`flow/design.v`:
```
`timescale 1ns / 1ps
module apb_master(
    input pclk, presetn, pready, pslverr, 
    input [31:0] prdata,wdata,addr,
    input start,write,
    input [3:0] strb,
    input [2:0] prot,
    output reg psel,penable,pwrite,
    output reg [31:0] paddr,pwdata,
    output reg [3:0] pstrb,
    output reg [2:0] pprot,
    output reg done,error,
    output reg [31:0] rdata
    );
    parameter idle=2'b00,
              setup=2'b01,
              access=2'b10;
    reg [1:0] state, next;  
    always @(posedge pclk, negedge presetn) 
    begin
        if(!presetn) state<=idle;
        else state<=next;
    end 
    always @(*) begin
        case(state)
        idle: next = start?setup:idle;
        setup: next = access;
        access: next=pready?idle:access;
        default: next=idle;
    endcase    
    end 
    always @(posedge pclk,negedge presetn)
    begin
        if(!presetn) begin
        psel<=0;
        penable<=0;
        done<=0;
        error<=0;
        paddr <= 0;
        pwrite <= 0;
        pwdata <= 0;
        pstrb <= 0;
        pprot <= 0;
        rdata <= 0;
        end else begin
        case(state)
        idle: begin
            done<=0;
            error<=0;
            psel<=0;
            penable<=0;
        end
        setup: begin
            psel<=1;
            penable<=0;
            paddr<=addr;
            pwrite<=write;
            pwdata<=wdata;
            pstrb<=strb;
            pprot<=prot;
        end
        access: begin
            penable<=1;
            if(pready) begin
                done<=1;
                error<=pslverr;
                if(!write) rdata<=prdata;
            end
        end
    endcase
    end
    end      
endmodule
`timescale 1ns / 1ps
module apb_slave #(
    parameter base_addr = 32'h0000_0000
)(
    input         pclk,
    input         presetn,
    input         psel,
    input         penable,
    input         pwrite,
    input  [31:0] paddr,
    input  [31:0] pwdata,
    input  [3:0]  pstrb,
    input  [2:0]  pprot,
    output reg [31:0] prdata,
    output reg        pready,
    output reg        pslverr
);
    reg [31:0] regfile [0:3];
    wire [1:0] reg_sel    = paddr[3:2];
    wire       addr_valid = (paddr[31:4] == base_addr[31:4]);
    always @(posedge pclk or negedge presetn) begin
        if (!presetn) begin
            pready <= 0;
        end else begin
            pready <= (psel && penable);  
        end
    end
    always @(posedge pclk or negedge presetn) begin
        if (!presetn) begin
            pslverr <= 0;
        end else if (psel && penable) begin
            pslverr <= ~addr_valid;
        end else begin
            pslverr <= 0;
        end
    end
    always @(posedge pclk or negedge presetn) begin
        if (!presetn) begin
            regfile[0] <= 0;
            regfile[1] <= 0;
            regfile[2] <= 0;
            regfile[3] <= 0;
        end else if (psel && penable && pwrite && addr_valid) begin
            if (pstrb[0]) regfile[reg_sel][7:0]   <= pwdata[7:0];
            if (pstrb[1]) regfile[reg_sel][15:8]  <= pwdata[15:8];
            if (pstrb[2]) regfile[reg_sel][23:16] <= pwdata[23:16];
            if (pstrb[3]) regfile[reg_sel][31:24] <= pwdata[31:24];
        end
    end
    always @(posedge pclk or negedge presetn) begin
        if (!presetn) begin
            prdata <= 0;
        end else if (psel && penable && !pwrite && addr_valid) begin
            prdata <= regfile[reg_sel];
        end
    end
endmodule
`timescale 1ns / 1ps
module apb_top(
    input        pclk,
    input        presetn,
    input        start,
    input        write,
    input [31:0] addr,
    input [31:0] wdata,
    input [3:0]  strb,
    input [2:0]  prot,
    output [31:0] rdata,
    output        done,
    output        error
);
    wire        psel;
    wire        penable;
    wire        pwrite;
    wire [31:0] paddr;
    wire [31:0] pwdata;
    wire [3:0]  pstrb;
    wire [2:0]  pprot;
    wire [31:0] prdata_int;
    wire        pready_int;
    wire        pslverr_int;
    wire psel0 = psel && (paddr[31:12] == 20'h00000);   
    wire psel1 = psel && (paddr[31:12] == 20'h0001);   
    wire [31:0] prdata0;
    wire        pready0;
    wire        pslverr0;
    wire [31:0] prdata1;
    wire        pready1;
    wire        pslverr1;
    assign prdata_int = psel0 ? prdata0
                      : psel1 ? prdata1
                      : 32'h0000_0000;
    assign pready_int = psel0 ? pready0
                      : psel1 ? pready1
                      : penable;
    assign pslverr_int= psel0 ? pslverr0
                      : psel1 ? pslverr1
                      : 1'b1;
    apb_master master (
        .pclk    (pclk),
        .presetn (presetn),
        .start   (start),
        .write   (write),
        .addr    (addr),
        .wdata   (wdata),
        .strb    (strb),
        .prot    (prot),
        .psel    (psel),
        .penable (penable),
        .pwrite  (pwrite),
        .paddr   (paddr),
        .pwdata  (pwdata),
        .pstrb   (pstrb),
        .pprot   (pprot),
        .done    (done),
        .error   (error),
        .rdata   (rdata),
        .prdata  (prdata_int),
        .pready  (pready_int),
        .pslverr (pslverr_int)
    );
    apb_slave #(.base_addr(32'h0000_0000)) slave0 (
        .pclk    (pclk),
        .presetn (presetn),
        .psel    (psel0),
        .penable (penable),
        .pwrite  (pwrite),
        .paddr   (paddr),
        .pwdata  (pwdata),
        .pstrb   (pstrb),
        .pprot   (pprot),
        .prdata  (prdata0),
        .pready  (pready0),
        .pslverr (pslverr0)
    );
    apb_slave #(.base_addr(32'h0000_1000)) slave1 (
        .pclk    (pclk),
        .presetn (presetn),
        .psel    (psel1),
        .penable (penable),
        .pwrite  (pwrite),
        .paddr   (paddr),
        .pwdata  (pwdata),
        .pstrb   (pstrb),
        .pprot   (pprot),
        .prdata  (prdata1),
        .pready  (pready1),
        .pslverr (pslverr1)
    );
endmodule
```
`flow/run.sh`:
```
#!/bin/bash
# the make line also repeats each setting of config.mk as NAME=value (left out here)
make -C /OpenROAD-flow-scripts/flow DESIGN_CONFIG=/design/flow/config.mk WORK_HOME=/design/flow/orfs CLKGATE_MAP_FILE= finish
```
`flow/config.mk`:
```
export PLATFORM = sky130hd
export DESIGN_NAME = apb_top
export DESIGN_NICKNAME = apb_top
export VERILOG_FILES = /design/flow/design.v
export SDC_FILE = /design/flow/constraint.sdc
export NUM_CORES = 4
export LEC_CHECK = 0
export ABC_AREA = 1
export CAP_MARGIN = 40
export CORE_MARGIN = 2
export CORE_UTILIZATION = 70
export CTS_CLUSTER_SIZE = 38
export HOLD_SLACK_MARGIN = 0.3
export PLACE_DENSITY = 0.37
export SETUP_SLACK_MARGIN = 0.17
export SLEW_MARGIN = 20
```
`flow/constraint.sdc`:
```
create_clock -name core_clock -period 1.66 [get_ports {pclk}]
set_input_delay 0.3320 -clock core_clock [delete_from_list [all_inputs] [get_ports {pclk}]]
set_output_delay 0.3320 -clock core_clock [all_outputs]
set_load 0.01 [all_outputs]
```
==> results of run 1 <==
==> final cells by class <==
class                   count  area [um^2]  area share [%]
flip-flops and latches    430        10800            47.3
multi-input cells        1361         7080            31.1
repair buffers            250         2790            12.3
clock buffers              68         1310            5.76
well taps                 330          413            1.81
inverters                  83          324            1.42
clock inverters             8         90.1           0.395
diodes                      1         2.50          0.0110
==> routing by layer <==
metal	vias to the layer above	wire (um)	global-route usage, %
li1	6854	-	-
met1	7853	20200	49.1
met2	1176	27400	64.5
met3	255	5220	7.53
met4	2	2680	18.0
met5	-	10	0
==> through the flow <==
stage / setup TNS, ns / cell area [um^2] / hold WS, ns
2_1_floorplan: -62.87 / 18200 / 0.0364
3_3_place_gp: -90.22 / 20400 / 0.243
3_5_place_dp: -112.13 / 20400 / 0.247
4_1_cts: -111.88 / 22200 / 0.323
5_1_grt: -197.34 / 22800 / 0.328
6_report: -162.14 / 22800 / 0.337
==> what timing repair did <==
| item | 4_1_cts | 5_1_grt |
|---|---|---|
| hold buffers | 4 | 0 |
| endpoints found under the hold margin | 430 | 0 |
| resized | 68 | 98 |
| setup buffers | 11 | 13 |
| gates cloned | 1 | 9 |
| setup endpoints to repair | 391 | 395 |
| pin swaps | 48 | 43 |
==> impl_metrics.yaml, run 1 <==
# physical design summary
final_timing:
  setup_viol: 390
  worst_slack_ns: -0.624
  tightest_slew_ns: 0.613
  report.final.slew_viol_count: 0
  fin_worst_skew_ns: 0.0198
  fin_crit_ns: 2.28
  maxSlewHeadroom_pct: 59.0
  min_period_over_period_pct: 138
  fmax_mhz: 438
  rsz0062_at_grt: "true"
  hold_viol_final: 0
cts:
  cts_tree: "yes"
  cts_max_path_buffers: 3
  numCtsBuffers: 43
  root_buffer: "clkbuf_16"
  clock-sinks: 430
  htreeDepth: 2
  path_clk_slew_ns: 0.06
  clock_latency_ns: 0.54
worst_setup_path:
  cp.arrival_ns: 2.68
  crit_fanout: 16
  critPathLaunch: "master.paddr[21]"
  cp-start-kind: "register"
  cp.depth: 13
  reg2reg_depth: 13
  cp_slowest_cell: "dfrtp_1"
  crit_end: "slave1.regfile[0][13]"
  slowest_delay_ns: 0.38
  crit_type: "register to register"
  timing.rr.end: "slave1.regfile[0][13]"
  r2r_start: "master.paddr[21]"
  cp_data_required_time_ns: 2.06
  r2r_setup_slack_ns: -0.62
  critPathBufInv: 3
  crit_family: "simple AND/OR/NAND/NOR gates"
  crit_path_end_kind: "register"
  worstPathCellList: "nor2_1 > nand2_1 > nor2_4 > nand2_4 > nor2_4 > nand3_2 > nor3_4 > buf_6 > clkbuf_16 > buf_12 > nand2_8 > nand2_1 > o21ai_1"
drt:
  firstDrtPassIters: 8
  ant_nets: 0
  routed_wl_um: 55500
  via_per_inst: 6.38
  routedWlPerCell_um: 21.9
  vias: 16100
  drc_errors: 0
  first_iter_violations: 2231
power_and_ir_drop:
  power_density_mw_per_mm2: 1240
  worst_ir_drop_vdd_mv: 1.28
  power_frac_seq_pct: 43.8
  combPwrFrac_pct: 21.7
  fin_total_pwr_w: 0.0283
  p_sw_w: 0.00928
  switching_share_pct: 32.8
  p_clk_share_pct: 34.5
  p_leak_nw: 10.7
  power.internal_w: 0.0190
  p_comb_w: 0.00615
  power.group.top: "sequential cells"
  pg_seq_w: 0.0124
  pg_clk_w: 0.00974
synthesis:
  common_cells: "nand2_1, dfrtp_1, o21ai_0, inv_1, clkbuf_1"
  top_area_cell: "dfrtp_1"
  syn-instance-count: 1953
  synth_top_cell_by_count: "nand2_1"
  aoi_share_pct: 14.1
  yosys_cells: 1953
  simple_gate_share_pct: 21.7
  yosys_warnings: 5
  synthAdderAreaFrac_pct: 0
  avgSynthCellArea_um2: 9.19
  async_flop_share_pct: 100
  synthDistinctLibCells: 33
  synth-edff-count: 0
  ys_area_mm2: 0.0180
  syn_area_mm2: 0.0180
  ys_seq_share_pct: 59.9
  numSynthFlops: 430
  top_logic_kind: "simple AND/OR/NAND/NOR gates"
  synth_nets: 2028
  top_cells_by_area: "dfrtp_1, nand2_1, o21ai_0"
  ys_sh_mux_pct: 0
  xor_share_pct: 0
  synthFlopType: "dfrtp_1"
  synth_top_area_share_pct: 59.8
die:
  die_w_um: 164
  fp_util_pct: 71.3
  ioPinCount: 109
  die_y_um: 164
  dieArea_mm2: 0.0269
  std_cell_rows: 58
  core_mm2: 0.0252
run:
  warnings: 36
  cap_violations: 0
place:
  portBuffers: 103
  finalWeightedCongestion: 0.852
  post-dp-hpwl_um: 29000
  place_ws_ns: -0.417
  dp_cells: 2415
global_routing:
  grt_pass1_wl_um: 80500
  first_global_vias: 15900
  grt_max_degree: 76
  antenna_found_initial: 2
  grt_overflow: 0
  grtUsageTotal_pct: 38.6
min_path:
  hold_path_depth: 3
  min_to: "master.paddr[6]"
  holdCritStartpoint: "addr[6]"
  hp-class: "primary input to register"
final_layout:
  nFillCells: 1064
  final_util_pct: 90.5
  syn_to_final_growth_pct: 26.9
  final_cells: 2531
  fin_nets: 2244
outcome:
  violations: "negative setup slack"
  outcome: "complete, but fails checks"
==> run 2: changes to the inputs <==
Settings changed: ABC_AREA 1 to 0, CAP_MARGIN 40 to 30, CORE_ASPECT_RATIO set to 1.03, CORE_UTILIZATION 70 to 72, CTS_CLUSTER_DIAMETER set to 33, CTS_CLUSTER_SIZE 38 to 15, GPL_ROUTABILITY_DRIVEN set to 1, HOLD_SLACK_MARGIN 0.3 to not set, PLACE_DENSITY 0.37 to not set, PLACE_DENSITY_LB_ADDON set to 0.05, SETUP_SLACK_MARGIN 0.17 to 0.52, SLEW_MARGIN 20 to 30.
Clock period 1.66 ns to 2.33 ns, I/O delays scaled along.
==> impl_metrics.yaml, run 2 <==
# implementation run metrics
cts:
  htreeDepth: 3
  root_buffer: "clkbuf_16"
  numCtsBuffers: 66
  clock-sinks: 430
  cts_max_path_buffers: 3
synthesis:
  top_logic_kind: "multiplexers"
  synth_top_cell_by_count: "dfrtp_1"
  simple_gate_share_pct: 6.32
  synthFlopType: "dfrtp_1"
  yosys_cells: 1174
  syn_area_mm2: 0.0188
  avgSynthCellArea_um2: 16.0
  top_cells_by_area: "dfrtp_1, mux2_2, mux4_2"
  ys_sh_mux_pct: 32.6
  synth_top_area_share_pct: 57.0
  syn-instance-count: 1174
  ys_seq_share_pct: 57.2
  synth-edff-count: 0
  top_area_cell: "dfrtp_1"
  ys_area_mm2: 0.0188
  numSynthFlops: 430
  synth_nets: 1249
  aoi_share_pct: 2.27
  xor_share_pct: 0
  async_flop_share_pct: 100
  common_cells: "dfrtp_1, mux2_2, o21ai_0, mux4_2"
  synthDistinctLibCells: 41
  synthAdderAreaFrac_pct: 0
  yosys_warnings: 5
die:
  std_cell_rows: 60
  die_y_um: 168
  fp_util_pct: 72.7
  die_w_um: 163
  ioPinCount: 109
  core_mm2: 0.0259
  dieArea_mm2: 0.0275
global_routing:
  grt_overflow: 325
  grtUsageTotal_pct: 88.4
place:
  portBuffers: 103
  post-dp-hpwl_um: 26900
  finalWeightedCongestion: 0.827
outcome:
  outcome: "did not finish"
  haltStage: "global routing (5_1_grt)"
  error_line: "[ERROR GRT-0232] Routing congestion too high. Check the congestion heatmap in the GUI."
-- run 2: per-stage QoR --
| step | std cells | instance area [um^2] | setup slack (ns) | hold WS [ns] | utilization [%] |
|---|---|---|---|---|---|
| detailed placement | 1643 | 21700 | 0.0298 | 0.347 | 83.7 |
| global placement | 1643 | 21700 | 0.0825 | 0.346 | 83.7 |
| floorplan | 1174 | 19300 | 0.257 | 0.170 | - |
| CTS | 1780 | 24500 | 0.129 | 0.370 | 94.4 |
-- run 2: layer usage --
| layer | GRT usage (%) | overflow |
|---|---|---|
| met5 | 35.5 | 0 |
| met4 | 90.5 | 135 |
| met3 | 79.0 | 13 |
| met2 | 98.5 | 173 |
| met1 | 89.5 | 4 |
-- run 2: what timing repair did --
action,4_1_cts
resized,67
buffers inserted,16
hold buffers,1
endpoints found under the hold margin,23
pin swaps,39
endpoints found under the setup margin,392
gates cloned,4
==> run 3: changes to the inputs <==
Settings changed: ABC_AREA 0 to 1, CAP_MARGIN 30 to 0, CORE_ASPECT_RATIO 1.03 to 1.32, CTS_CLUSTER_DIAMETER 33 to 400, GPL_ROUTABILITY_DRIVEN 1 to not set, HOLD_SLACK_MARGIN set to 0.29, PLACE_DENSITY_LB_ADDON 0.05 to 0.07, SETUP_SLACK_MARGIN 0.52 to not set, SLEW_MARGIN 30 to 20, TNS_END_PERCENT set to 10.
Clock period 2.33 ns to 1.72 ns, I/O delays scaled along.
==> impl_metrics.yaml, run 3 <==
# physical design summary
outcome:
  outcome: "complete, but fails checks"
  violations: "negative setup slack"
synthesis:
  ys_area_mm2: 0.0180
  synthFlopType: "dfrtp_1"
  synth-edff-count: 0
  async_flop_share_pct: 100
  ys_seq_share_pct: 59.9
  syn-instance-count: 1953
  yosys_cells: 1953
  synthDistinctLibCells: 33
  synth_nets: 2028
  ys_sh_mux_pct: 0
  aoi_share_pct: 14.1
  xor_share_pct: 0
  syn_area_mm2: 0.0180
  synth_top_cell_by_count: "nand2_1"
  simple_gate_share_pct: 21.7
  top_area_cell: "dfrtp_1"
  yosys_warnings: 5
  numSynthFlops: 430
  top_logic_kind: "simple AND/OR/NAND/NOR gates"
  synthAdderAreaFrac_pct: 0
  synth_top_area_share_pct: 59.8
  top_cells_by_area: "dfrtp_1, nand2_1, o21ai_0"
  avgSynthCellArea_um2: 9.19
  common_cells: "nand2_1, dfrtp_1, o21ai_0, inv_1, clkbuf_1"
run:
  cap_violations: 0
  warnings: 34
worst_setup_path:
  cp_slowest_cell: "dfrtp_1"
  crit_type: "register to register"
  cp_data_required_time_ns: 2.10
  cp.arrival_ns: 2.73
  cp-start-kind: "register"
  r2r_setup_slack_ns: -0.63
  cp.depth: 13
  critPathLaunch: "master.paddr[25]"
  crit_path_end_kind: "register"
  worstPathCellList: "nor2_1 > nand2_1 > nor2_4 > nand2_2 > nor2_4 > nand3_2 > nor3_4 > buf_6 > buf_4 > buf_6 > nand2_8 > nand2_1 > o21ai_1"
  reg2reg_depth: 13
  timing.rr.end: "slave1.regfile[1][25]"
  r2r_start: "master.paddr[25]"
  crit_fanout: 16
  slowest_delay_ns: 0.39
  crit_family: "simple AND/OR/NAND/NOR gates"
  critPathBufInv: 3
  crit_end: "slave1.regfile[1][25]"
power_and_ir_drop:
  p_sw_w: 0.00870
  p_clk_share_pct: 29.3
  power.group.top: "sequential cells"
  power_density_mw_per_mm2: 1140
  fin_total_pwr_w: 0.0252
  power.internal_w: 0.0165
  p_leak_nw: 10.7
  pg_seq_w: 0.0120
  combPwrFrac_pct: 23.2
  pg_clk_w: 0.00739
  power_frac_seq_pct: 47.5
  worst_ir_drop_vdd_mv: 1.10
  switching_share_pct: 34.5
  p_comb_w: 0.00584
place:
  portBuffers: 103
  post-dp-hpwl_um: 29200
  finalWeightedCongestion: 0.882
  dpl_cell_area_mm2: 0.0200
cts:
  path_clk_slew_ns: 0.07
  clock_latency_ns: 0.53
  cts_max_path_buffers: 3
  cts_tree: "yes"
  clock-sinks: 430
  numCtsBuffers: 34
  htreeDepth: 2
  root_buffer: "clkbuf_16"
drt:
  via_per_inst: 6.73
  drc_errors: 0
  vias: 16500
  firstDrtPassIters: 8
  first_iter_violations: 2498
  ant_nets: 0
  diodes: 0
  routed_wl_um: 57000
  routedWlPerCell_um: 23.3
global_routing:
  grt_max_degree: 87
  first_global_vias: 16200
  grtUsageTotal_pct: 39.9
  grt_overflow: 0
  grt_pass1_wl_um: 81900
  antenna_found_initial: 0
final_timing:
  worst_slack_ns: -0.629
  hold_viol_final: 0
  fin_worst_skew_ns: 0.0255
  rsz0062_at_grt: "true"
  maxSlewHeadroom_pct: 56.2
  min_period_over_period_pct: 137
  fin_hold_ws_ns: 0.298
  report.final.slew_viol_count: 0
  tns_ns: -165.82
  fmax_mhz: 426
  tightest_slew_ns: 0.654
  fin_crit_ns: 2.35
  setup_viol: 357
min_path:
  hp-class: "primary input to asynchronous set/reset pin"
final_layout:
  nFillCells: 1024
  fin_area_mm2: 0.0221
  final_util_pct: 90.0
  syn_to_final_growth_pct: 23.3
  fin_nets: 2211
die:
  ioPinCount: 109
  die_y_um: 185
  dieArea_mm2: 0.0262
  die_w_um: 141
  fp_util_pct: 72.9
  std_cell_rows: 66
  core_mm2: 0.0246
run 3: per-layer routing:
metal,wire length (um),GRT usage [%]
met5,0,0
met4,3600,21.4
met3,6190,7.34
met2,28100,68.2
met1,19100,48.3
run 3: stage by stage:
stage               std cells  setup WS (ns)
floorplan                1953         -0.236
global placement         2371         -0.369
detailed placement       2371         -0.459
CTS                      2435         -0.406
global route             2451         -0.702
finish                   2451         -0.629
run 3: timing repair:
item / in CTS / in global routing
gates resized: 139 / 160
pin swaps: 19 / 20
endpoints found under the hold margin: 399 / 0
setup buffers: 11 / 10
cloned: 7 / 7
hold buffers: 1 / 0
setup endpoints to repair: 390 / 357
run 3: final cells by class:
| class | count | area, um^2 | area share (%) |
|---|---|---|---|
| Clock buffer | 44 | 952 | 4.30 |
| Clock inverter | 1 | 7.51 | 0.0339 |
| Inverter | 83 | 324 | 1.46 |
| Multi-Input combinational cell | 1364 | 7170 | 32.4 |
| Sequential cell | 430 | 10800 | 48.6 |
| Tap cell | 306 | 383 | 1.73 |
| Timing Repair Buffer | 223 | 2540 | 11.5 |
==> run 4: changes to the inputs <==
Settings changed: CAP_MARGIN 0 to 40, CORE_ASPECT_RATIO 1.32 to not set, CTS_CLUSTER_DIAMETER 400 to 45, CTS_CLUSTER_SIZE 15 to 76, HOLD_SLACK_MARGIN 0.29 to 0.3, PLACE_DENSITY set to 0.37, PLACE_DENSITY_LB_ADDON 0.07 to not set, SETUP_SLACK_MARGIN set to 0.17, TNS_END_PERCENT 10 to not set.
Clock period 1.72 ns to 1.66 ns, I/O delays scaled along.
==> impl_metrics.yaml, run 4 <==
# implementation run metrics
synthesis:
  synthAdderAreaFrac_pct: 0
  common_cells: "nand2_1, dfrtp_1, o21ai_0, inv_1, clkbuf_1"
  synthFlopType: "dfrtp_1"
  synthDistinctLibCells: 33
  syn_area_mm2: 0.0180
  async_flop_share_pct: 100
  yosys_cells: 1953
  aoi_share_pct: 14.1
  synth-edff-count: 0
  yosys_warnings: 5
  syn-instance-count: 1953
  top_area_cell: "dfrtp_1"
  top_cells_by_area: "dfrtp_1, nand2_1, o21ai_0"
  simple_gate_share_pct: 21.7
  synth_top_area_share_pct: 59.8
  synth_top_cell_by_count: "nand2_1"
  numSynthFlops: 430
  avgSynthCellArea_um2: 9.19
  top_logic_kind: "simple AND/OR/NAND/NOR gates"
  synth_nets: 2028
  ys_area_mm2: 0.0180
  ys_sh_mux_pct: 0
  ys_seq_share_pct: 59.9
  xor_share_pct: 0
outcome:
  error_line: "[ERROR DPL-0038] Utilization greater than 100%, impossible to legalize"
  haltStage: "global routing (5_1_grt)"
  outcome: "did not finish"
place:
  finalWeightedCongestion: 0.855
  portBuffers: 103
  place_ws_ns: -0.449
  post-dp-hpwl_um: 30600
die:
  die_w_um: 162
  die_y_um: 162
  dieArea_mm2: 0.0262
  std_cell_rows: 57
  core_mm2: 0.0244
  ioPinCount: 109
  fp_util_pct: 73.6
cts:
  cts_max_path_buffers: 3
  htreeDepth: 2
  numCtsBuffers: 39
  clock-sinks: 430
  root_buffer: "clkbuf_16"
==> run 4: timing repair <==
item | 4_1_cts
endpoints found under the hold margin | 430
pin swaps | 25
setup endpoints to repair | 390
cloned | 14
buffers inserted | 16
hold buffers | 3
gates resized | 128
==> run 4: per-stage QoR <==
step / utilization, % / std cells / area (um^2) / power (W) / setup TNS (ns)
CTS: 93.1 / 2523 / 22700 / 0.0278 / -118.27
floorplan: - / 1953 / 18200 / 0.0149 / -62.87
detailed placement: 83.9 / 2419 / 20500 / 0.0179 / -118.66
global placement: 83.9 / 2419 / 20500 / 0.0177 / -93.90
==> run 5: changes to the inputs <==
Settings changed: ABC_AREA 1 to 0, CAP_MARGIN 40 to 0, CORE_ASPECT_RATIO set to 1.03, CTS_CLUSTER_DIAMETER 45 to 356, CTS_CLUSTER_SIZE 76 to 15, GPL_ROUTABILITY_DRIVEN set to 1, HOLD_SLACK_MARGIN 0.3 to not set, PLACE_DENSITY 0.37 to not set, PLACE_DENSITY_LB_ADDON set to 0.05, SETUP_SLACK_MARGIN 0.17 to 0.51, SLEW_MARGIN 20 to 30.
Clock period 1.66 ns to 1.79 ns, I/O delays scaled along.
==> impl_metrics.yaml, run 5 <==
# physical design summary
outcome:
  outcome: "complete, but fails checks"
  violations: "negative setup slack"
die:
  ioPinCount: 109
  core_mm2: 0.0259
  die_w_um: 163
  dieArea_mm2: 0.0275
  fp_util_pct: 72.7
  die_y_um: 168
  std_cell_rows: 60
cts:
  numCtsBuffers: 34
  path_clk_slew_ns: 0.07
  clock-sinks: 430
  htreeDepth: 2
  cts_max_path_buffers: 3
  cts_tree: "yes"
  root_buffer: "clkbuf_16"
  clock_latency_ns: 0.54
drt:
  vias: 13800
  first_iter_violations: 1895
  routed_wl_um: 68800
  routedWlPerCell_um: 38.8
  drc_errors: 0
  firstDrtPassIters: 5
  ant_nets: 0
  via_per_inst: 7.79
synthesis:
  syn_area_mm2: 0.0188
  aoi_share_pct: 2.27
  synth_top_cell_by_count: "dfrtp_1"
  ys_sh_mux_pct: 32.6
  synthAdderAreaFrac_pct: 0
  top_area_cell: "dfrtp_1"
  xor_share_pct: 0
  synth_top_area_share_pct: 57.0
  top_cells_by_area: "dfrtp_1, mux2_2, mux4_2"
  synth_nets: 1249
  synthFlopType: "dfrtp_1"
  yosys_cells: 1174
  synthDistinctLibCells: 41
  top_logic_kind: "multiplexers"
  synth-edff-count: 0
  yosys_warnings: 5
  numSynthFlops: 430
  ys_area_mm2: 0.0188
  syn-instance-count: 1174
  ys_seq_share_pct: 57.2
  simple_gate_share_pct: 6.32
  async_flop_share_pct: 100
  common_cells: "dfrtp_1, mux2_2, o21ai_0, mux4_2"
  avgSynthCellArea_um2: 16.0
worst_setup_path:
  r2r_start: "master.paddr[17]"
  cp-start-kind: "register"
  crit_path_end_kind: "register"
  worstPathCellList: "nor4_2 > nand4_1 > buf_12 > buf_16 > nor3_4 > buf_12 > mux2_2"
  cp.arrival_ns: 2.75
  r2r_setup_slack_ns: -0.56
  cp_slowest_cell: "dfrtp_1"
  crit_type: "register to register"
  path_common_cell: "buf_12"
  cp_data_required_time_ns: 2.19
  reg2reg_depth: 7
  critPathLaunch: "master.paddr[17]"
  timing.rr.end: "slave1.regfile[1][19]"
  crit_family: "simple AND/OR/NAND/NOR gates"
  slowest_delay_ns: 0.44
  critPathBufInv: 3
  crit_fanout: 9
  cp.depth: 7
  crit_end: "slave1.regfile[1][19]"
global_routing:
  grt_max_degree: 69
  top_usage_layer: "met2"
  grt_pass1_wl_um: 87600
  grt_overflow: 0
  antenna_found_initial: 3
  met1_usage_pct: 56.6
  gr-usage-met2_pct: 69.4
  use_met3_pct: 8.15
  first_global_vias: 14000
  grtUsageTotal_pct: 43.3
final_timing:
  maxSlewHeadroom_pct: 61.1
  fmax_mhz: 426
  report.final.slew_viol_count: 0
  setup_viol: 357
  hold_viol_final: 0
  fin_hold_ws_ns: 0.343
  min_period_over_period_pct: 131
  tightest_slew_ns: 0.581
  fin_crit_ns: 2.35
  fin_worst_skew_ns: 0.0296
  worst_slack_ns: -0.555
  rsz0062_at_grt: "true"
final_layout:
  seq_area_mm2: 0.0108
  fin_nets: 1495
  syn_to_final_growth_pct: 29.5
  final_util_pct: 94.1
  final_cells: 1772
  logic_area_mm2: 0.00884
  nFillCells: 619
power_and_ir_drop:
  power_frac_seq_pct: 48.4
  combPwrFrac_pct: 22.9
  power.group.top: "sequential cells"
  pg_clk_w: 0.00735
  switching_share_pct: 33.4
  pg_seq_w: 0.0124
  power_density_mw_per_mm2: 1050
  p_comb_w: 0.00586
  worst_ir_drop_vdd_mv: 0.997
  p_leak_nw: 11.6
  p_sw_w: 0.00855
  power.internal_w: 0.0171
  p_clk_share_pct: 28.7
place:
  post-dp-hpwl_um: 28300
  dp_cells: 1670
  finalWeightedCongestion: 0.829
  portBuffers: 103
  place_ws_ns: -0.495
run:
  cap_violations: 0
  warnings: 34
min_path:
  hp-class: "primary input to asynchronous set/reset pin"
## run 5: per-stage QoR
| step | cell area, um^2 | TNS [ns] | power (W) |
|---|---|---|---|
| after global routing | 24400 | -179.72 | 0.0261 |
| after floorplan | 19400 | -82.78 | 0.0146 |
| after CTS | 23600 | -124.33 | 0.0244 |
| after global placement | 22000 | -107.85 | 0.0169 |
| final | 24400 | -153.47 | 0.0256 |
| after detailed placement | 22000 | -124.89 | 0.0171 |
## run 5: what timing repair did
action,in CTS,in global routing
pin swaps,27,25
gates cloned,6,7
hold endpoints to repair,29,0
setup endpoints to repair,412,435
buffers inserted,21,20
hold buffers,1,0
gates resized,256,111
## run 5: per-layer routing
metal	wire length, um	part of all wire [%]
met1	22200	32
met2	32400	47
met3	7530	11
met4	6690	9.7
met5	23	0.033
## run 5: area by class of cell
type / count / share of cell area (%)
Antenna cell: 1 / 0.0103
Clock buffer: 45 / 3.92
Clock inverter: 1 / 0.0308
Inverter: 5 / 0.0770
Multi-Input combinational cell: 680 / 36.3
Sequential cell: 430 / 44.2
Tap cell: 341 / 1.75
Timing Repair Buffer: 269 / 13.8
==> run 6: changes to the inputs <==
Settings changed: CAP_MARGIN 0 to 30, CORE_MARGIN 2 to 3, CORE_UTILIZATION 72 to 65, CTS_CLUSTER_SIZE 15 to 14, PLACE_DENSITY_LB_ADDON 0.05 to 0.14, SETUP_SLACK_MARGIN 0.51 to 0.18.
Clock period 1.79 ns to 2.02 ns, I/O delays scaled along.
==> impl_metrics.yaml, run 6 <==
# physical design summary
worst_setup_path:
  slowest_delay_ns: 0.43
  crit_family: "simple AND/OR/NAND/NOR gates"
  crit_path_end_kind: "register"
  path_common_cell: "buf_6"
  cp-start-kind: "register"
  crit_type: "register to register"
  r2r_start: "master.paddr[18]"
  cp_slowest_cell: "dfrtp_1"
  cp_data_required_time_ns: 2.42
  critPathBufInv: 3
  worstPathCellList: "nor4_4 > nand4_1 > buf_6 > buf_12 > nor3_4 > buf_6 > mux2_4"
  cp.depth: 7
  crit_end: "slave0.regfile[0][14]"
  critPathLaunch: "master.paddr[18]"
  timing.rr.end: "slave0.regfile[0][14]"
  r2r_setup_slack_ns: -0.25
  crit_fanout: 14
  reg2reg_depth: 7
  cp.arrival_ns: 2.67
cts:
  cts_tree: "yes"
  root_buffer: "clkbuf_16"
  clock-sinks: 430
  path_clk_slew_ns: 0.06
  clock_latency_ns: 0.52
  numCtsBuffers: 36
  htreeDepth: 2
  cts_max_path_buffers: 3
power_and_ir_drop:
  pg_clk_w: 0.00638
  combPwrFrac_pct: 20.3
  power.group.top: "sequential cells"
  power_frac_seq_pct: 50.1
  pg_seq_w: 0.0108
  p_leak_nw: 11.2
  p_clk_share_pct: 29.6
  p_sw_w: 0.00657
  worst_ir_drop_vdd_mv: 0.884
  switching_share_pct: 30.5
  power.internal_w: 0.0150
  p_comb_w: 0.00438
  power_density_mw_per_mm2: 905
drt:
  first_iter_violations: 794
  drc_errors: 0
  via_per_inst: 6.44
  vias: 11400
  firstDrtPassIters: 5
  diodes: 0
  ant_nets: 0
  routedWlPerCell_um: 26.4
  routed_wl_um: 46700
synthesis:
  synth_top_cell_by_count: "dfrtp_1"
  synthAdderAreaFrac_pct: 0
  synth_top_area_share_pct: 57.0
  xor_share_pct: 0
  yosys_warnings: 5
  ys_sh_mux_pct: 32.6
  ys_seq_share_pct: 57.2
  ys_area_mm2: 0.0188
  common_cells: "dfrtp_1, mux2_2, o21ai_0, mux4_2"
  top_area_cell: "dfrtp_1"
  numSynthFlops: 430
  simple_gate_share_pct: 6.32
  yosys_cells: 1174
  synthDistinctLibCells: 41
  aoi_share_pct: 2.27
  syn-instance-count: 1174
  top_logic_kind: "multiplexers"
  async_flop_share_pct: 100
  synth-edff-count: 0
  syn_area_mm2: 0.0188
  top_cells_by_area: "dfrtp_1, mux2_2, mux4_2"
  synth_nets: 1249
  synthFlopType: "dfrtp_1"
  avgSynthCellArea_um2: 16.0
global_routing:
  grtUsageTotal_pct: 30.4
  first_global_vias: 12500
  antenna_found_initial: 0
  grt_max_degree: 61
  grt_overflow: 0
  grt_pass1_wl_um: 72900
die:
  die_w_um: 174
  core_mm2: 0.0282
  dieArea_mm2: 0.0310
  fp_util_pct: 66.7
  ioPinCount: 109
  die_y_um: 179
  std_cell_rows: 62
outcome:
  violations: "negative setup slack"
  outcome: "complete, but fails checks"
place:
  post-dp-hpwl_um: 26900
  portBuffers: 103
  place_ws_ns: -0.244
  finalWeightedCongestion: 0.790
  dp_cells: 1706
final_layout:
  final_cells: 1772
  nFillCells: 1329
  syn_to_final_growth_pct: 26.7
  fin_nets: 1454
final_timing:
  fin_worst_skew_ns: 0.0106
  hold_viol_final: 0
  report.final.slew_viol_count: 0
  min_period_over_period_pct: 112
  setup_viol: 338
  worst_slack_ns: -0.248
  rsz0062_at_grt: "true"
  tns_ns: -59.22
  tightest_slew_ns: 0.634
  fin_crit_ns: 2.27
  fmax_mhz: 441
  maxSlewHeadroom_pct: 56.6
run:
  cap_violations: 0
  warnings: 34
min_path:
  hp-class: "primary input to asynchronous set/reset pin"
-- run 6: area by class of cell --
class / count / area (um^2) / share of cell area (%)
inverter: 5 / 18.8 / 0.0787
sequential: 430 / 10800 / 45.2
timing repair buffer: 226 / 2780 / 11.7
multi-input combinational: 680 / 8810 / 36.9
clock inverter: 1 / 30.0 / 0.126
clock buffer: 46 / 960 / 4.02
tap: 384 / 480 / 2.01
-- run 6: repair_timing --
action,in CTS,in global routing
pin swaps,21,2
endpoints found under the hold margin,37,0
setup buffers,14,2
cloned,1,1
gates resized,125,56
hold buffers,1,0
endpoints found under the setup margin,358,383
-- run 6: per-stage QoR --
stage          power, W  instance area, um^2  utilization, %  hold slack, ns
6_report         0.0216                23900            84.5           0.424
5_1_grt          0.0224                23900            84.5           0.436
4_1_cts          0.0214                23600            83.6           0.422
3_5_place_dp     0.0148                22000            77.8           0.364
3_3_place_gp     0.0147                22000            77.8           0.365
2_1_floorplan    0.0129                19300               -           0.108
-- run 6: routing by layer --
| metal | wire length (um) | global-route usage [%] | vias up | part of all wire (%) |
|---|---|---|---|---|
| li1 | - | - | 4798 | - |
| met1 | 19700 | 42.1 | 6140 | 42 |
| met2 | 23500 | 50.9 | 384 | 50 |
| met3 | 2220 | 4.13 | 96 | 4.8 |
| met4 | 1310 | 10.1 | 0 | 2.8 |
| met5 | 0 | 0 | - | 0 |
==> run 7: changes to the inputs <==
Settings changed: ABC_AREA 0 to not set, CAP_MARGIN 30 to 20, CORE_ASPECT_RATIO 1.03 to not set, CORE_MARGIN 3 to 2, CORE_UTILIZATION 65 to 72, CTS_CLUSTER_DIAMETER 356 to 242, CTS_CLUSTER_SIZE 14 to 30, GPL_ROUTABILITY_DRIVEN 1 to not set, PLACE_DENSITY_LB_ADDON 0.14 to 0.26, SETUP_SLACK_MARGIN 0.18 to not set, SLEW_MARGIN 30 to 40.
Clock period 2.02 ns to 3.44 ns, I/O delays scaled along.
==> impl_metrics.yaml, run 7 <==
# physical design summary
worst_setup_path:
  cp_slowest_cell: "buf_4"
  reg2reg_depth: 5
  critPathBufInv: 1
  crit_path_end_kind: "register"
  worstPathCellList: "buf_4 > and2_1 > nand4_1 > nor3_4 > mux2_2"
  r2r_start: "master.paddr[2]"
  cp-start-kind: "register"
  crit_type: "register to register"
  critPathLaunch: "master.paddr[2]"
  crit_fanout: 33
  slowest_delay_ns: 0.54
  cp.arrival_ns: 3.12
  crit_family: "simple AND/OR/NAND/NOR gates"
  crit_end: "slave1.regfile[3][30]"
  cp_data_required_time_ns: 3.84
  timing.rr.end: "slave1.regfile[3][30]"
  cp.depth: 5
  r2r_setup_slack_ns: 0.72
global_routing:
  first_global_vias: 11500
  met1_usage_pct: 39.9
  grt_overflow: 0
  grtUsageTotal_pct: 28.6
  gr-usage-met2_pct: 49.4
  antenna_found_initial: 0
  top_usage_layer: "met2"
  grt_max_degree: 107
  use_met3_pct: 2.96
  grt_pass1_wl_um: 62300
synthesis:
  synthAdderAreaFrac_pct: 0
  synthDistinctLibCells: 41
  syn-instance-count: 1174
  avgSynthCellArea_um2: 16.0
  synth_top_cell_by_count: "dfrtp_1"
  xor_share_pct: 0
  syn_area_mm2: 0.0188
  ys_seq_share_pct: 57.2
  synthFlopType: "dfrtp_1"
  synth_nets: 1249
  top_area_cell: "dfrtp_1"
  aoi_share_pct: 2.27
  async_flop_share_pct: 100
  synth_top_area_share_pct: 57.0
  top_cells_by_area: "dfrtp_1, mux2_2, mux4_2"
  ys_area_mm2: 0.0188
  yosys_warnings: 5
  synth-edff-count: 0
  yosys_cells: 1174
  top_logic_kind: "multiplexers"
  numSynthFlops: 430
  common_cells: "dfrtp_1, mux2_2, o21ai_0, mux4_2"
  simple_gate_share_pct: 6.32
  ys_sh_mux_pct: 32.6
cts:
  clock_latency_ns: 0.53
  clock-sinks: 430
  cts_max_path_buffers: 3
  cts_resized: 0
  cts_tree: "yes"
  numCtsBuffers: 18
  path_clk_slew_ns: 0.11
  post-cts-setup-buffers: 0
  root_buffer: "clkbuf_16"
  htreeDepth: 1
  cts_hold_buffers: 0
drt:
  drc_errors: 0
  diodes: 0
  via_per_inst: 6.55
  firstDrtPassIters: 5
  first_iter_violations: 869
  routedWlPerCell_um: 23.6
  ant_nets: 0
  vias: 10500
  routed_wl_um: 38000
final_layout:
  syn_to_final_growth_pct: 10.7
  fin_nets: 1342
  final_util_pct: 80.6
  fin_area_mm2: 0.0208
  final_cells: 1609
  nFillCells: 1357
min_path:
  hp-class: "primary input to asynchronous set/reset pin"
power_and_ir_drop:
  fin_total_pwr_w: 0.0108
  pg_seq_w: 0.00620
  power_density_mw_per_mm2: 516
  combPwrFrac_pct: 18.6
  switching_share_pct: 30.7
  power.group.top: "sequential cells"
  pg_clk_w: 0.00256
  p_clk_share_pct: 23.8
  p_comb_w: 0.00200
  power.internal_w: 0.00745
  power_frac_seq_pct: 57.6
  p_sw_w: 0.00330
  worst_ir_drop_vdd_mv: 0.601
  p_leak_nw: 9.99
final_timing:
  fin_crit_ns: 2.72
  tns_ns: 0
  setup_viol: 0
  fmax_mhz: 367
  hold_viol_final: 0
  report.final.slew_viol_count: 0
  fin_worst_skew_ns: 0.0238
  min_period_over_period_pct: 79.2
  maxSlewHeadroom_pct: 46.0
  tightest_slew_ns: 0.808
  rsz0062_at_grt: "false"
outcome:
  outcome: "timing/DRC/antenna clean"
die:
  die_w_um: 166
  dieArea_mm2: 0.0275
  ioPinCount: 109
  fp_util_pct: 72.9
  die_y_um: 166
  core_mm2: 0.0258
  std_cell_rows: 59
place:
  portBuffers: 103
  dpl_cell_area_mm2: 0.0203
  post-dp-hpwl_um: 23700
  finalWeightedCongestion: 0.781
  dp_cells: 1581
run:
  warnings: 35
  cap_violations: 0
-- run 7: per-stage QoR --
step	hold WS, ns	setup slack (ns)
final	0.0332	0.716
after floorplan	0.392	1.36
after detailed placement	0.491	0.728
after global placement	0.475	0.804
after CTS	0.233	0.703
after global routing	0.0587	0.535
-- run 7: area by class of cell --
cell class	instances	area (um^2)	area share [%]
Sequential cell	430	10800	51.7
Multi-Input combinational cell	680	7770	37.3
Timing Repair Buffer	132	1340	6.41
Clock buffer	26	502	2.41
Tap cell	335	419	2.01
Clock inverter	1	20.0	0.0961
Inverter	5	18.8	0.0901
-- run 7: routing by layer --
metal | vias to the layer above | wire (um) | share of wire, %
met5 | - | 0 | 0
met1 | 5699 | 16100 | 42
met4 | 0 | 971 | 2.6
met2 | 212 | 19600 | 52
li1 | 4560 | - | -
met3 | 65 | 1310 | 3.5
==> run 8: changes to the inputs <==
Settings changed: ABC_AREA set to 0, CAP_MARGIN 20 to 0, CORE_ASPECT_RATIO set to 1.03, CORE_MARGIN 2 to 3, CORE_UTILIZATION 72 to 70, CTS_CLUSTER_DIAMETER 242 to 356, CTS_CLUSTER_SIZE 30 to 14, GPL_ROUTABILITY_DRIVEN set to 1, PLACE_DENSITY_LB_ADDON 0.26 to 0.14, SETUP_SLACK_MARGIN set to -0.14, SLEW_MARGIN 40 to 30.
Clock period 3.44 ns to 1.66 ns, I/O delays scaled along.
==> impl_metrics.yaml, run 8 <==
# physical design summary
synthesis:
  syn-instance-count: 1174
  synth-edff-count: 0
  ys_seq_share_pct: 57.2
  yosys_warnings: 5
  yosys_cells: 1174
  synthFlopType: "dfrtp_1"
  ys_sh_mux_pct: 32.6
  async_flop_share_pct: 100
  simple_gate_share_pct: 6.32
  aoi_share_pct: 2.27
  common_cells: "dfrtp_1, mux2_2, o21ai_0, mux4_2"
  synth_nets: 1249
  numSynthFlops: 430
  synth_top_area_share_pct: 57.0
  xor_share_pct: 0
  synthAdderAreaFrac_pct: 0
  top_cells_by_area: "dfrtp_1, mux2_2, mux4_2"
  ys_area_mm2: 0.0188
  top_logic_kind: "multiplexers"
  syn_area_mm2: 0.0188
  avgSynthCellArea_um2: 16.0
  synthDistinctLibCells: 41
  top_area_cell: "dfrtp_1"
  synth_top_cell_by_count: "dfrtp_1"
worst_setup_path:
  worstPathCellList: "nor4_4 > buf_6 > buf_6 > nand4_1 > buf_4 > nor3_4 > buf_12 > mux2_2"
  timing.rr.end: "slave1.regfile[3][30]"
  cp.depth: 8
  crit_family: "buffers and inverters"
  path_common_cell: "buf_6"
  cp_slowest_cell: "dfrtp_1"
  cp.arrival_ns: 2.71
  r2r_start: "master.paddr[8]"
  r2r_setup_slack_ns: -0.65
  critPathLaunch: "master.paddr[8]"
  crit_path_end_kind: "register"
  slowest_delay_ns: 0.44
  critPathBufInv: 4
  crit_type: "register to register"
  crit_end: "slave1.regfile[3][30]"
  cp_data_required_time_ns: 2.06
  cp-start-kind: "register"
  reg2reg_depth: 8
  crit_fanout: 8
die:
  die_w_um: 168
  ioPinCount: 109
  dieArea_mm2: 0.0289
  std_cell_rows: 60
  core_mm2: 0.0263
  fp_util_pct: 71.6
  die_y_um: 172
power_and_ir_drop:
  p_leak_nw: 11.3
  p_clk_share_pct: 29.3
  power_frac_seq_pct: 48.8
  power.internal_w: 0.0185
  p_sw_w: 0.00855
  switching_share_pct: 31.6
  combPwrFrac_pct: 22.0
  pg_seq_w: 0.0132
  power.group.top: "sequential cells"
  p_comb_w: 0.00593
  power_density_mw_per_mm2: 1120
  pg_clk_w: 0.00791
  worst_ir_drop_vdd_mv: 1.51
final_timing:
  fin_crit_ns: 2.31
  worst_slack_ns: -0.652
  fin_worst_skew_ns: 0.0199
  fmax_mhz: 432
  report.final.slew_viol_count: 0
  setup_viol: 394
  hold_viol_final: 0
  min_period_over_period_pct: 139
  rsz0062_at_grt: "true"
  tightest_slew_ns: 0.443
  maxSlewHeadroom_pct: 69.7
drt:
  via_per_inst: 7.13
  drc_errors: 0
  firstDrtPassIters: 6
  first_iter_violations: 1147
  diodes: 0
  routed_wl_um: 56900
  vias: 12500
  routedWlPerCell_um: 32.4
  ant_nets: 0
global_routing:
  first_global_vias: 13000
  gr-usage-met2_pct: 59.5
  use_met3_pct: 5.78
  grt_max_degree: 69
  grt_pass1_wl_um: 77600
  antenna_found_initial: 0
  top_usage_layer: "met2"
  grtUsageTotal_pct: 35.1
  met1_usage_pct: 46.6
  grt_overflow: 0
place:
  post-dp-hpwl_um: 28600
  dp_cells: 1680
  finalWeightedCongestion: 0.849
  portBuffers: 103
outcome:
  outcome: "complete, but fails checks"
  violations: "negative setup slack"
cts:
  numCtsBuffers: 36
  cts_tree: "yes"
  clock-sinks: 430
  clock_latency_ns: 0.52
  htreeDepth: 2
  cts_max_path_buffers: 3
  root_buffer: "clkbuf_16"
  path_clk_slew_ns: 0.07
final_layout:
  nFillCells: 834
  final_cells: 1755
  syn_to_final_growth_pct: 27.8
  final_util_pct: 91.5
  fin_nets: 1479
min_path:
  hp-class: "primary input to asynchronous set/reset pin"
run:
  cap_violations: 0
  warnings: 34
## run 8: final cells by class
cell class              instances  area [um^2]  area share (%)
multi-input cells             680         8720            36.3
clock inverters                 1         30.0           0.125
flip-flops and latches        430        10800            44.8
well taps                     341          427            1.77
inverters                       5         18.8          0.0780
repair buffers                251         3110            12.9
clock buffers                  47          963            4.01
## run 8: through the flow
stage	power [W]	hold slack (ns)	setup WS, ns	instance area [um^2]	setup TNS (ns)
2_1_floorplan	0.0157	0.0364	-0.413	19300	-124.64
3_3_place_gp	0.0181	0.255	-0.526	22000	-160.97
3_5_place_dp	0.0184	0.254	-0.620	22000	-181.83
4_1_cts	0.0262	0.319	-0.525	23500	-160.34
5_1_grt	0.0278	0.322	-0.692	24000	-216.79
6_report	0.0270	0.304	-0.652	24000	-201.57
## run 8: repair_timing
item,CTS,global route
pin swaps,27,17
buffers inserted,16,11
endpoints found under the hold margin,24,0
setup endpoints to repair,358,364
gates cloned,3,5
resized,85,90
hold buffers,1,0
## run 8: metal layers
| metal | part of all wire, % | up-vias |
|---|---|---|
| met3 | 7.2 | 242 |
| met4 | 5.8 | 0 |
| li1 | - | 4846 |
| met5 | 0 | - |
| met1 | 37 | 6599 |
| met2 | 50 | 819 |
==> run 9: changes to the inputs <==
Settings changed: ABC_AREA 0 to 1, CAP_MARGIN 0 to 20, CELL_PAD_IN_SITES_GLOBAL_PLACEMENT set to 2, CORE_ASPECT_RATIO 1.03 to 1.78, CORE_MARGIN 3 to 2, CORE_UTILIZATION 70 to 31, CTS_CLUSTER_DIAMETER 356 to not set, CTS_CLUSTER_SIZE 14 to not set, GPL_ROUTABILITY_DRIVEN 1 to not set, GPL_TIMING_DRIVEN set to 1, PLACE_DENSITY set to 0.61, PLACE_DENSITY_LB_ADDON 0.14 to not set, SETUP_SLACK_MARGIN -0.14 to 0.03.
Clock period 1.66 ns to 2.46 ns, I/O delays scaled along.
==> impl_metrics.yaml, run 9 <==
# physical design summary
place:
  post-dp-hpwl_um: 34000
  portBuffers: 103
  finalWeightedCongestion: 0.731
worst_setup_path:
  critPathBufInv: 2
  crit_end: "slave1.regfile[1][2]"
  crit_fanout: 16
  reg2reg_depth: 12
  cp.arrival_ns: 2.65
  timing.rr.end: "slave1.regfile[1][2]"
  crit_path_end_kind: "register"
  crit_type: "register to register"
  cp-start-kind: "register"
  cp_slowest_cell: "dfrtp_1"
  critPathLaunch: "master.paddr[27]"
  cp.depth: 12
  cp_data_required_time_ns: 2.90
  slowest_delay_ns: 0.38
  r2r_start: "master.paddr[27]"
  r2r_setup_slack_ns: 0.25
  crit_family: "simple AND/OR/NAND/NOR gates"
  worstPathCellList: "nor2_1 > nand2_1 > nor2_4 > nand2_2 > nor2_4 > nand2_2 > nor3_4 > buf_12 > buf_12 > nand2_4 > nand2_1 > o21ai_2"
cts:
  clock_latency_ns: 0.57
  cts_tree: "yes"
  path_clk_slew_ns: 0.06
  htreeDepth: 2
  root_buffer: "clkbuf_16"
  cts_max_path_buffers: 3
  clock-sinks: 430
  numCtsBuffers: 46
run:
  warnings: 31
  cap_violations: 0
power_and_ir_drop:
  pg_clk_w: 0.00677
  power.internal_w: 0.0124
  pg_seq_w: 0.00830
  power_density_mw_per_mm2: 844
  power.group.top: "sequential cells"
  p_sw_w: 0.00601
  power_frac_seq_pct: 45.2
  worst_ir_drop_vdd_mv: 0.702
  p_comb_w: 0.00329
  combPwrFrac_pct: 17.9
  p_leak_nw: 10.3
  p_clk_share_pct: 36.9
  switching_share_pct: 32.7
final_timing:
  fin_worst_skew_ns: 0.0168
  rsz0062_at_grt: "false"
  hold_viol_final: 0
  fin_hold_ws_ns: 0.429
  fmax_mhz: 453
  min_period_over_period_pct: 89.7
  fin_crit_ns: 2.21
  tns_ns: 0
  maxSlewHeadroom_pct: 66.6
  report.final.slew_viol_count: 0
  setup_viol: 0
  tightest_slew_ns: 0.501
die:
  ioPinCount: 109
  core_mm2: 0.0572
  std_cell_rows: 117
  die_y_um: 325
  die_w_um: 184
  fp_util_pct: 31.4
  dieArea_mm2: 0.0599
drt:
  via_per_inst: 4.70
  routedWlPerCell_um: 18.6
  routed_wl_um: 53700
  first_iter_violations: 859
  ant_nets: 0
  diodes: 0
  firstDrtPassIters: 5
  vias: 13600
  drc_errors: 0
final_layout:
  syn_to_final_growth_pct: 21.1
  fin_nets: 2160
synthesis:
  top_logic_kind: "simple AND/OR/NAND/NOR gates"
  xor_share_pct: 0
  ys_area_mm2: 0.0180
  numSynthFlops: 430
  simple_gate_share_pct: 21.7
  ys_seq_share_pct: 59.9
  syn-instance-count: 1953
  ys_sh_mux_pct: 0
  yosys_cells: 1953
  common_cells: "nand2_1, dfrtp_1, o21ai_0, inv_1, clkbuf_1"
  avgSynthCellArea_um2: 9.19
  async_flop_share_pct: 100
  top_area_cell: "dfrtp_1"
  synthFlopType: "dfrtp_1"
  syn_area_mm2: 0.0180
  aoi_share_pct: 14.1
  synth_top_cell_by_count: "nand2_1"
  synthAdderAreaFrac_pct: 0
  synth_top_area_share_pct: 59.8
  yosys_warnings: 5
  synth_nets: 2028
  top_cells_by_area: "dfrtp_1, nand2_1, o21ai_0"
  synthDistinctLibCells: 33
  synth-edff-count: 0
global_routing:
  grt_max_degree: 88
  grt_pass1_wl_um: 84900
  antenna_found_initial: 0
  grtUsageTotal_pct: 18.5
  grt_overflow: 0
  first_global_vias: 14000
outcome:
  outcome: "timing/DRC/antenna clean"
min_path:
  hp-class: "primary input to asynchronous set/reset pin"
-- run 9: final cells by class --
type / instances / area [um^2]
well taps: 773 / 967
repair buffers: 166 / 1810
multi-input cells: 1358 / 6460
flip-flops and latches: 430 / 10800
clock buffers: 75 / 1410
inverters: 83 / 312
clock inverters: 3 / 15.0
fillers: 5846 / 35500
-- run 9: timing repair --
action / in CTS / in global routing
endpoints found under the hold margin: 34 / 0
hold buffers: 1 / 0
buffers inserted: 0 / 8
resized: 0 / 8
setup endpoints to repair: 0 / 182
-- run 9: metrics by stage --
stage	area (um^2)	power, W	instances	util [%]	setup WS [ns]
final	21700	0.0184	2888	38.0	0.253
after global routing	21700	0.0194	2888	38.0	0.0385
after CTS	21600	0.0188	2880	37.8	0.0605
after detailed placement	20200	0.0118	2801	35.3	0.0685
after global placement	20200	0.0118	2801	35.3	0.107
after floorplan	18000	0.00993	1953	-	0.474
-- run 9: metal layers --
layer | up-vias | part of all wire (%) | global-route usage [%]
li1 | 6666 | - | -
met1 | 6606 | 43 | 23.5
met2 | 229 | 52 | 33.3
met3 | 59 | 3.2 | 2.16
met4 | 0 | 1.9 | 4.45
met5 | - | 0 | 0
==> run 10: changes to the inputs <==
Settings changed: ABC_AREA 1 to 0, CAP_MARGIN 20 to 30, CELL_PAD_IN_SITES_GLOBAL_PLACEMENT 2 to not set, CORE_ASPECT_RATIO 1.78 to 1.03, CORE_MARGIN 2 to 3, CORE_UTILIZATION 31 to 70, CTS_CLUSTER_DIAMETER set to 356, CTS_CLUSTER_SIZE set to 14, GPL_ROUTABILITY_DRIVEN set to 1, GPL_TIMING_DRIVEN 1 to not set, PLACE_DENSITY 0.61 to not set, PLACE_DENSITY_LB_ADDON set to 0.14, SETUP_SLACK_MARGIN 0.03 to 0.12.
Clock period 2.46 ns to 2.42 ns, I/O delays scaled along.
==> impl_metrics.yaml, run 10 <==
# physical design summary
outcome:
  outcome: "timing/DRC/antenna clean"
final_timing:
  maxSlewHeadroom_pct: 56.8
  report.final.slew_viol_count: 0
  fin_worst_skew_ns: 0.0104
  tns_ns: 0
  rsz0062_at_grt: "true"
  fin_crit_ns: 2.29
  fmax_mhz: 437
  tightest_slew_ns: 0.648
  worst_slack_ns: 0.133
  min_period_over_period_pct: 94.5
  hold_viol_final: 0
  setup_viol: 0
die:
  die_y_um: 172
  ioPinCount: 109
  core_mm2: 0.0263
  dieArea_mm2: 0.0289
  die_w_um: 168
  fp_util_pct: 71.6
  std_cell_rows: 60
power_and_ir_drop:
  power.internal_w: 0.0121
  pg_seq_w: 0.00883
  power_density_mw_per_mm2: 770
  worst_ir_drop_vdd_mv: 0.825
  switching_share_pct: 29.2
  pg_clk_w: 0.00522
  p_leak_nw: 10.6
  power.group.top: "sequential cells"
  power_frac_seq_pct: 51.6
  p_comb_w: 0.00305
  p_clk_share_pct: 30.5
  p_sw_w: 0.00499
  combPwrFrac_pct: 17.9
  fin_total_pwr_w: 0.0171
drt:
  firstDrtPassIters: 5
  first_iter_violations: 734
  routedWlPerCell_um: 24.5
  ant_nets: 0
  drc_errors: 0
  via_per_inst: 6.56
  routed_wl_um: 41200
  vias: 11000
worst_setup_path:
  r2r_setup_slack_ns: 0.13
  crit_end: "slave0.regfile[1][14]"
  reg2reg_depth: 8
  cp.depth: 8
  cp_data_required_time_ns: 2.81
  crit_path_end_kind: "register"
  worstPathCellList: "nor4_2 > buf_4 > nand4_1 > buf_6 > clkbuf_16 > nor3_4 > buf_12 > mux2_2"
  cp.arrival_ns: 2.68
  crit_type: "register to register"
  critPathBufInv: 4
  crit_fanout: 11
  timing.rr.end: "slave0.regfile[1][14]"
  crit_family: "buffers and inverters"
  cp-start-kind: "register"
  r2r_start: "master.paddr[18]"
  slowest_delay_ns: 0.40
  critPathLaunch: "master.paddr[18]"
  cp_slowest_cell: "dfrtp_1"
synthesis:
  yosys_cells: 1174
  aoi_share_pct: 2.27
  syn-instance-count: 1174
  numSynthFlops: 430
  xor_share_pct: 0
  synth_nets: 1249
  synth_top_area_share_pct: 57.0
  ys_area_mm2: 0.0188
  yosys_warnings: 5
  ys_seq_share_pct: 57.2
  simple_gate_share_pct: 6.32
  synthAdderAreaFrac_pct: 0
  ys_sh_mux_pct: 32.6
  synth_top_cell_by_count: "dfrtp_1"
  syn_area_mm2: 0.0188
  synthDistinctLibCells: 41
  top_cells_by_area: "dfrtp_1, mux2_2, mux4_2"
  synth-edff-count: 0
  avgSynthCellArea_um2: 16.0
  top_logic_kind: "multiplexers"
  synthFlopType: "dfrtp_1"
  top_area_cell: "dfrtp_1"
  async_flop_share_pct: 100
  common_cells: "dfrtp_1, mux2_2, o21ai_0, mux4_2"
global_routing:
  grt_max_degree: 69
  grtUsageTotal_pct: 29.1
  grt_overflow: 0
  antenna_found_initial: 1
  grt_pass1_wl_um: 65900
  first_global_vias: 11900
place:
  finalWeightedCongestion: 0.777
  post-dp-hpwl_um: 25700
  dpl_cell_area_mm2: 0.0211
  portBuffers: 103
  place_ws_ns: 0.146
cts:
  path_clk_slew_ns: 0.06
  numCtsBuffers: 36
  root_buffer: "clkbuf_16"
  cts_max_path_buffers: 3
  clock_latency_ns: 0.52
  htreeDepth: 2
  clock-sinks: 430
  cts_tree: "yes"
final_layout:
  fin_nets: 1407
  final_util_pct: 84.5
  fin_area_mm2: 0.0222
  syn_to_final_growth_pct: 18.0
min_path:
  min_to: "slave1.regfile[2][29]"
  holdCritStartpoint: "slave1.regfile[2][29]"
  hp-class: "register to register"
  hold_path_depth: 1
run:
  warnings: 33
  cap_violations: 0
## run 10: final cells by class
cell class	count	area, um^2
Fill cell	1262	4070
Multi-Input combinational cell	680	7790
Antenna cell	1	2.50
Tap cell	341	427
Clock buffer	44	952
Clock inverter	1	30.0
Sequential cell	430	10800
Inverter	5	18.8
Timing Repair Buffer	179	2210
## run 10: through the flow
stage	hold WS [ns]	instances
after floorplan	0.188	1174
after global placement	0.464	1631
after detailed placement	0.478	1631
after CTS	0.502	1677
after global routing	0.515	1681
final	0.500	1681
## run 10: layer usage
layer | global-route usage [%] | part of all wire (%) | vias to the layer above
met5 | 0 | 0 | -
met2 | 51.6 | 53 | 330
met4 | 9.28 | 3.0 | 0
li1 | - | - | 4702
met1 | 38.0 | 40 | 5902
met3 | 3.98 | 4.0 | 86
## run 10: what timing repair did
item	CTS	global route
hold buffers	1	0
gates resized	1	5
endpoints found under the hold margin	58	0
pin swaps	1	14
gates cloned	0	1
setup endpoints to repair	12	306
setup buffers	0	2
==> run 11: changes to the inputs <==
Settings changed: ABC_AREA 0 to not set, CAP_MARGIN 30 to 0, CELL_PAD_IN_SITES_DETAIL_PLACEMENT set to 2, CORE_ASPECT_RATIO 1.03 to not set, CORE_MARGIN 3 to 2, CORE_UTILIZATION 70 to 40, CTS_CLUSTER_DIAMETER 356 to 243, CTS_CLUSTER_SIZE 14 to not set, HOLD_SLACK_MARGIN set to 0.28, PLACE_DENSITY_LB_ADDON 0.14 to not set, SETUP_SLACK_MARGIN 0.12 to not set, SLEW_MARGIN 30 to 20.
Clock period 2.42 ns to 4.42 ns, I/O delays scaled along.
==> impl_metrics.yaml, run 11 <==
# physical design summary
synthesis:
  ys_area_mm2: 0.0188
  simple_gate_share_pct: 6.32
  synth-edff-count: 0
  yosys_warnings: 5
  aoi_share_pct: 2.27
  async_flop_share_pct: 100
  syn-instance-count: 1174
  yosys_cells: 1174
  synth_top_cell_by_count: "dfrtp_1"
  xor_share_pct: 0
  top_area_cell: "dfrtp_1"
  ys_sh_mux_pct: 32.6
  numSynthFlops: 430
  synthFlopType: "dfrtp_1"
  synth_top_area_share_pct: 57.0
  synth_nets: 1249
  top_logic_kind: "multiplexers"
  syn_area_mm2: 0.0188
  ys_seq_share_pct: 57.2
  synthAdderAreaFrac_pct: 0
  synthDistinctLibCells: 41
  common_cells: "dfrtp_1, mux2_2, o21ai_0, mux4_2"
  top_cells_by_area: "dfrtp_1, mux2_2, mux4_2"
  avgSynthCellArea_um2: 16.0
final_timing:
  report.final.slew_viol_count: 0
  min_period_over_period_pct: 78.2
  tightest_slew_ns: 0.910
  hold_viol_final: 0
  fmax_mhz: 289
  fin_worst_skew_ns: 0.0182
  rsz0062_at_grt: "false"
  fin_crit_ns: 3.46
  maxSlewHeadroom_pct: 39.1
  tns_ns: 0
  setup_viol: 0
worst_setup_path:
  slowest_delay_ns: 0.86
  crit_fanout: 102
  crit_end: "slave0.prdata[7]"
  critPathBufInv: 2
  r2r_start: "master.paddr[25]"
  cp.depth: 6
  timing.rr.end: "slave0.prdata[7]"
  r2r_setup_slack_ns: 0.96
  cp-start-kind: "register"
  crit_family: "simple AND/OR/NAND/NOR gates"
  cp_data_required_time_ns: 4.88
  crit_path_end_kind: "register"
  worstPathCellList: "nor4_1 > nand4_1 > buf_12 > nor3_4 > buf_4 > mux2_2"
  reg2reg_depth: 6
  cp_slowest_cell: "nor3_4"
  crit_type: "register to register"
  cp.arrival_ns: 3.92
  critPathLaunch: "master.paddr[25]"
power_and_ir_drop:
  p_comb_w: 0.00150
  p_sw_w: 0.00313
  pg_seq_w: 0.00500
  power.group.top: "sequential cells"
  pg_clk_w: 0.00399
  power_frac_seq_pct: 47.7
  p_clk_share_pct: 38.0
  combPwrFrac_pct: 14.3
  p_leak_nw: 10.5
  power_density_mw_per_mm2: 472
  switching_share_pct: 29.8
  power.internal_w: 0.00736
  worst_ir_drop_vdd_mv: 0.320
drt:
  wl_met3_um: 1450
  firstDrtPassIters: 4
  ant_nets: 0
  via_per_inst: 5.59
  routedWlPerCell_um: 25.2
  routed_wl_um: 48700
  drc_errors: 0
  wl_met1_um: 19800
  maxUsedRoutingLayer: "met4"
  route.met2.wl_um: 25800
  vias: 10800
  first_iter_violations: 452
final_layout:
  syn_to_final_growth_pct: 18.0
  nFillCells: 4257
  final_cells: 1934
  fin_nets: 1366
cts:
  cts_max_path_buffers: 3
  clock-sinks: 430
  cts_resized: 0
  htreeDepth: 2
  numCtsBuffers: 48
  post-cts-setup-buffers: 0
  path_clk_slew_ns: 0.06
  root_buffer: "clkbuf_16"
  cts_tree: "yes"
  clock_latency_ns: 0.59
  cts_hold_buffers: 0
outcome:
  outcome: "timing/DRC/antenna clean"
run:
  cap_violations: 0
  warnings: 35
global_routing:
  grt_overflow: 0
  grt_max_degree: 103
  antenna_found_initial: 1
  grtUsageTotal_pct: 20.6
  first_global_vias: 12800
  grt_pass1_wl_um: 77700
die:
  core_mm2: 0.0465
  die_y_um: 221
  dieArea_mm2: 0.0488
  ioPinCount: 109
  fp_util_pct: 40.5
  die_w_um: 221
  std_cell_rows: 79
min_path:
  hp-class: "primary input to asynchronous set/reset pin"
place:
  dp_cells: 1847
  finalWeightedCongestion: 0.697
  portBuffers: 103
  post-dp-hpwl_um: 29100
## run 11: through the flow
step	utilization, %	total power [W]	setup WS [ns]	cell area [um^2]	hold slack, ns
2_1_floorplan	-	0.00584	2.34	18800	0.453
3_3_place_gp	44.4	0.00647	0.991	20600	0.465
3_5_place_dp	44.4	0.00656	0.928	20600	0.488
4_1_cts	47.7	0.0106	0.908	22200	0.376
5_1_grt	47.8	0.0109	0.763	22200	0.410
6_report	47.8	0.0105	0.963	22200	0.360
## run 11: cell type report
type | instances | area [um^2] | area share [%]
repair buffers | 126 | 1320 | 5.93
clock inverters | 14 | 155 | 0.699
well taps | 607 | 759 | 3.42
multi-input cells | 680 | 7770 | 35.0
flip-flops and latches | 430 | 10800 | 48.5
diodes | 1 | 2.50 | 0.0113
clock buffers | 71 | 1410 | 6.34
inverters | 5 | 18.8 | 0.0845
## run 11: layer usage
metal	global-route usage, %	vias to the layer above
li1	-	4650
met1	25.2	5847
met2	36.7	204
met3	2.68	105
met4	8.12	0
met5	0	-
Power figures rest on the tool's default switching activity, not on a simulated workload.
